==> violet: inputs <==
Design Mesh, start of the top module:
module Mesh( 
  input         clock, 
  input  [7:0]  io_in_a_0_0, 
  input  [7:0]  io_in_a_1_0, 
  input  [7:0]  io_in_a_2_0, 
  input  [7:0]  io_in_a_3_0, 
  input  [7:0]  io_in_d_0_0, 
  input  [7:0]  io_in_d_1_0, 
  input  [7:0]  io_in_d_2_0, 
  input  [7:0]  io_in_d_3_0, 
  input  [15:0]  io_in_b_0_0, 
  input  [15:0]  io_in_b_1_0, 
  input  [15:0]  io_in_b_2_0, 
  input  [15:0]  io_in_b_3_0, 
  input         io_in_control_0_0_propagate, 
  input         io_in_control_1_0_propagate, 
  input         io_in_control_2_0_propagate, 
  input         io_in_control_3_0_propagate, 
  output reg [15:0] io_out_c_0_0, 
  output reg [15:0] io_out_c_1_0, 
  output reg [15:0] io_out_c_2_0, 
  output reg [15:0] io_out_c_3_0
 );
  wire  mesh_0_0_clock; 		  			
  wire [7:0] mesh_0_0_io_in_a_0;  			
  wire [7:0] mesh_0_0_io_in_b_0; 			
  wire [15:0] mesh_0_0_io_in_d_0; 			
  wire  mesh_0_0_io_in_control_0_propagate; 
  wire [7:0] mesh_0_0_io_out_a_0; 			
  wire [15:0] mesh_0_0_io_out_c_0;			
  wire [7:0] mesh_0_0_io_out_b_0;			
  wire  mesh_0_0_io_out_control_0_propagate;
  wire  mesh_0_1_clock; 
  wire [7:0] mesh_0_1_io_in_a_0; 
  wire [7:0] mesh_0_1_io_in_b_0;
  wire [15:0] mesh_0_1_io_in_d_0;
  wire  mesh_0_1_io_in_control_0_propagate; 
  wire [7:0] mesh_0_1_io_out_a_0; 
  ...
Settings: LEC_CHECK=0, ABC_AREA=1, CAP_MARGIN=20, CORE_MARGIN=2, CORE_UTILIZATION=71, CTS_CLUSTER_DIAMETER=270, PLACE_DENSITY_LB_ADDON=0.1, SLEW_MARGIN=20, TNS_END_PERCENT=5; clock period 3.44 ns.
run.sh (not shown) runs the stock make flow with config.mk's settings and CLKGATE_MAP_FILE=.
==> inputs of harbor, as changes to violet <==
ABC_AREA = default   (was 1)
CORE_UTILIZATION = 58   (was 71)
CTS_CLUSTER_DIAMETER = default   (was 270)
PLACE_DENSITY = 0.6   (was default)
PLACE_DENSITY_LB_ADDON = default   (was 0.1)
TNS_END_PERCENT = default   (was 5)
==> flow/constraint.sdc (replaced) <==
create_clock -name core_clock -period 2.27 [get_ports {clock}]
set_input_delay 0.4540 -clock core_clock [delete_from_list [all_inputs] [get_ports {clock}]]
set_output_delay 0.4540 -clock core_clock [all_outputs]
set_load 0.01 [all_outputs]
==> qor summary <==
metric	harbor	violet
Run status	finished with violations	finished with violations
Layout check failures	negative setup slack	negative setup slack
Synth Seq Share	0.277	0.264
Number of cell instances after yosys synthesis	7270	10231
Critical Path End	mesh_2_0.tile_0_0.uutDB.c2_s[14]	mesh_1_3.tile_0_0.uutDB.c2_s[14]
Worst hold path endpoint	_T_84_0[6]	_T_10_0[0]
Routed wire length	186000 um	263000 um
Multiplexer area fraction after synthesis	0.116	0
Tmin final	4680 ps	4910 ps
Final design area excluding fillers	105000 um2	106000 um2
Placed instance area	94300 um2	96200 um2
Net count after synthesis	9131	12092
Met3 Routed Length	8860 um	24900 um
# resized after CTS	716	560
Final Util	0.762	0.908
GR Layer Usage met3	0.0401	0.0706
Clk pin slew, worst setup/hold paths	60 ps	70 ps
Worst clock skew	29.7 ps	31.8 ps
Post-synthesis to final-layout area growth	30.8%	26.6%
Sum of routed wire segments on met1	87600 um	92900 um
Number of multi-input combinational cells in the layout	4852	6408
Number of instances in the synthesized netlist	7270	10231
Clock buffer count from CTS	118	115

---

==> inputs of run a <==
Starting RTL as in the previous note.
clock: 5.15 ns
lec_check: 0
cap_margin: 15
core_margin: 2
core_utilization: 72
cts_cluster_size: 79
place_density: 0.65
setup_slack_margin: 0.97
slew_margin: 20
==> run b (differences from run a) <==
CAP_MARGIN = 20   (was 15)
CTS_CLUSTER_SIZE = 75   (was 79)
SETUP_SLACK_MARGIN = 0.34   (was 0.97)
==> flow/constraint.sdc (replaced) <==
create_clock -name core_clock -period 4.5 [get_ports {clock}]
set_input_delay 0.9000 -clock core_clock [delete_from_list [all_inputs] [get_ports {clock}]]
set_output_delay 0.9000 -clock core_clock [all_outputs]
set_load 0.01 [all_outputs]
==> run c (differences from run a) <==
CAP_MARGIN = 20   (was 15)
CELL_PAD_IN_SITES_GLOBAL_PLACEMENT = 2   (was not set)
CORE_UTILIZATION = 57   (was 72)
CTS_CLUSTER_DIAMETER = 64   (was not set)
CTS_CLUSTER_SIZE = 49   (was 79)
GPL_TIMING_DRIVEN = 0   (was not set)
PLACE_DENSITY = 0.6   (was 0.65)
SETUP_SLACK_MARGIN = not set   (was 0.97)
SLEW_MARGIN = 30   (was 20)
==> flow/constraint.sdc (replaced) <==
create_clock -name core_clock -period 5.2 [get_ports {clock}]
set_input_delay 1.0400 -clock core_clock [delete_from_list [all_inputs] [get_ports {clock}]]
set_output_delay 1.0400 -clock core_clock [all_outputs]
set_load 0.01 [all_outputs]
==> results <==
                                                                 run c                 run b                    run a
Result of the run                              complete, no violations       failed layout checks  complete, no violations
Layout check failures                                                -  negative setup slack                        -
Max-slew headroom at the worst pin                               0.514                 0.520                    0.551
Resized cells post-CTS                                             198                   563                    1,078
Pre-Repair DR Iteration Count                                        5                     7                        6
Height of the die                                               378 um                337 um                   337 um
Antenna violations before repair                                    17                    14                       14
Clock buffer cells                                                  89                   150                      152
Worst setup path startpoint                                 _T_12_0[0]                _T_236                   _T_271
Startpoint of the tightest hold check path                      _T_262             _T_1_0[3]                _T_3_0[7]
Vias after detailed routing                                     49,684                59,524                   58,349
Highest Signal Layer                                              met4                  met5                     met5
Core Util at FP                                                  0.573                 0.724                    0.724
Data arrival time at the worst-slack endpoint                  5.65 ns               5.56 ns                  5.61 ns
Worst Path Buf+Inv                                                   3                     4                        3

---

==> inputs of trial 59 <==
Mesh again, from the RTL that the note above started with.
==> flow/config.mk <==
export PLATFORM = sky130hd
export DESIGN_NAME = Mesh
export DESIGN_NICKNAME = Mesh
export VERILOG_FILES = /design/flow/design.v
export SDC_FILE = /design/flow/constraint.sdc
export NUM_CORES = 4
export LEC_CHECK = 0
export ABC_AREA = 0
export CAP_MARGIN = 15
export CELL_PAD_IN_SITES_DETAIL_PLACEMENT = 0
export CORE_MARGIN = 2
export CORE_UTILIZATION = 22
export CTS_CLUSTER_DIAMETER = 218
export PLACE_DENSITY_LB_ADDON = 0.14
export SETUP_SLACK_MARGIN = 1.46
export SLEW_MARGIN = 20
==> flow/constraint.sdc <==
create_clock -name core_clock -period 7.84 [get_ports {clock}]
set_input_delay 1.5680 -clock core_clock [delete_from_list [all_inputs] [get_ports {clock}]]
set_output_delay 1.5680 -clock core_clock [all_outputs]
set_load 0.01 [all_outputs]
==> build 51: changes against trial 59 <==
ABC_AREA = not set   (was 0)
CAP_MARGIN = 20   (was 15)
CELL_PAD_IN_SITES_DETAIL_PLACEMENT = not set   (was 0)
CORE_UTILIZATION = 64   (was 22)
CTS_CLUSTER_DIAMETER = not set   (was 218)
PLACE_DENSITY_LB_ADDON = not set   (was 0.14)
SETUP_SLACK_MARGIN = not set   (was 1.46)
==> flow/constraint.sdc (replaced) <==
create_clock -name core_clock -period 4.12 [get_ports {clock}]
set_input_delay 0.8240 -clock core_clock [delete_from_list [all_inputs] [get_ports {clock}]]
set_output_delay 0.8240 -clock core_clock [all_outputs]
set_load 0.01 [all_outputs]
==> build 39: changes against trial 59 <==
CAP_MARGIN = 0   (was 15)
CELL_PAD_IN_SITES_DETAIL_PLACEMENT = not set   (was 0)
CELL_PAD_IN_SITES_GLOBAL_PLACEMENT = 2   (was not set)
CORE_MARGIN = 10   (was 2)
CORE_UTILIZATION = 34   (was 22)
CTS_CLUSTER_DIAMETER = 354   (was 218)
CTS_CLUSTER_SIZE = 24   (was not set)
GPL_TIMING_DRIVEN = 1   (was not set)
PLACE_DENSITY_LB_ADDON = not set   (was 0.14)
SETUP_SLACK_MARGIN = not set   (was 1.46)
TNS_END_PERCENT = 20   (was not set)
==> flow/constraint.sdc (replaced) <==
create_clock -name core_clock -period 6.6 [get_ports {clock}]
set_input_delay 1.3200 -clock core_clock [delete_from_list [all_inputs] [get_ports {clock}]]
set_output_delay 1.3200 -clock core_clock [all_outputs]
set_load 0.01 [all_outputs]
==> trial 8: changes against trial 59 <==
ABC_AREA = not set   (was 0)
CAP_MARGIN = 20   (was 15)
CELL_PAD_IN_SITES_DETAIL_PLACEMENT = not set   (was 0)
CORE_UTILIZATION = 72   (was 22)
CTS_CLUSTER_DIAMETER = not set   (was 218)
CTS_CLUSTER_SIZE = 57   (was not set)
PLACE_DENSITY = 0.65   (was not set)
PLACE_DENSITY_LB_ADDON = not set   (was 0.14)
SETUP_SLACK_MARGIN = not set   (was 1.46)
==> flow/constraint.sdc (replaced) <==
create_clock -name core_clock -period 3.45 [get_ports {clock}]
set_input_delay 0.6900 -clock core_clock [delete_from_list [all_inputs] [get_ports {clock}]]
set_output_delay 0.6900 -clock core_clock [all_outputs]
set_load 0.01 [all_outputs]
==> comparison <==
Between build 51 and build 39, the lower worst setup slack is in build 51 (gap 1.9 ns).
Of trial 8 and build 51, build 51 has the higher fmax (gap about 11%, measured against build 51).
First-iteration DRC count, highest first: trial 8, build 51, build 39, trial 59.
In flip-flop count, build 39 and trial 59 do not differ.
Trial 8 finished but fails on setup timing. Build 39 ran to the end with violations: antenna rules. Build 51 reached the layout checks and failed them: setup timing. Trial 59 completed with no timing, DRC or antenna violations.
Register-to-register slack: build 39 is lower than trial 59 (0.99 ns).
Design area, lowest first: build 39, trial 59, build 51, trial 8.
In trial 59 the sequential share of layout area is higher than in trial 8, by 2.6 points.
Against build 39, the critical path depth of build 51 is higher by 1.
Wire length, lowest first: build 39, build 51, trial 59, trial 8.
==> figures <==
|  | trial 59 | build 39 | trial 8 | build 51 |
|---|---|---|---|---|
| Reg-to-Reg End | mesh_3_2.tile_0_0.uutDB.c2_s[14] | mesh_2_2.tile_0_0.uutDB.c2_s[13] | mesh_1_0.tile_0_0.uutDB.c2_s[14] | mesh_2_3.tile_0_0.uutDB.c2_s[10] |
| Hold_sp | _T_105_0[7] | _T_19_0[7] | io_in_b_3_0[14] | _T_1_0[3] |
| Floorplan core density | 22.1% | 34.3% | 72.4% | 64.5% |
| Drt pass-1 iters | 4 | 5 | 9 | 25 |
| Maximum number of buffers from clock root to sink | 4 | 3 | 3 | 3 |
| Worst-path maximum fanout | 38 | 22 | 8 | 4 |
| Reg2reg path depth | 14 | 14 | 15 | 15 |
| Non-clock buffer count | 224 | 241 | 1465 | 1434 |
| Cell area after placement | 87500 µm² | 85600 µm² | 93300 µm² | 93500 µm² |
| Run status | timing/DRC/antenna clean | complete, but fails checks | complete, but fails checks | complete, but fails checks |
| Reasons for failing layout checks | - | antenna rules | setup timing | setup timing |
| Relative max-transition margin | 38.4% | 52.6% | 29.3% | 57.1% |
| Met1 Usage GRT | 16.4% | 24.1% | 50.9% | 42.9% |
| Placeable Area | 362000 µm² | 233000 µm² | 110000 µm² | 124000 µm² |
| Clock transition at the registers of the reported paths | 0.06 ns | 0.12 ns | 0.07 ns | 0.06 ns |
| Number of warnings the tools reported | 43 | 44 | 48 | 48 |
| Die area | 368000 µm² | 255000 µm² | 114000 µm² | 128000 µm² |
| Portion of the layout cell area used by clock cells | 5.47% | 1.48% | 3.70% | 3.93% |
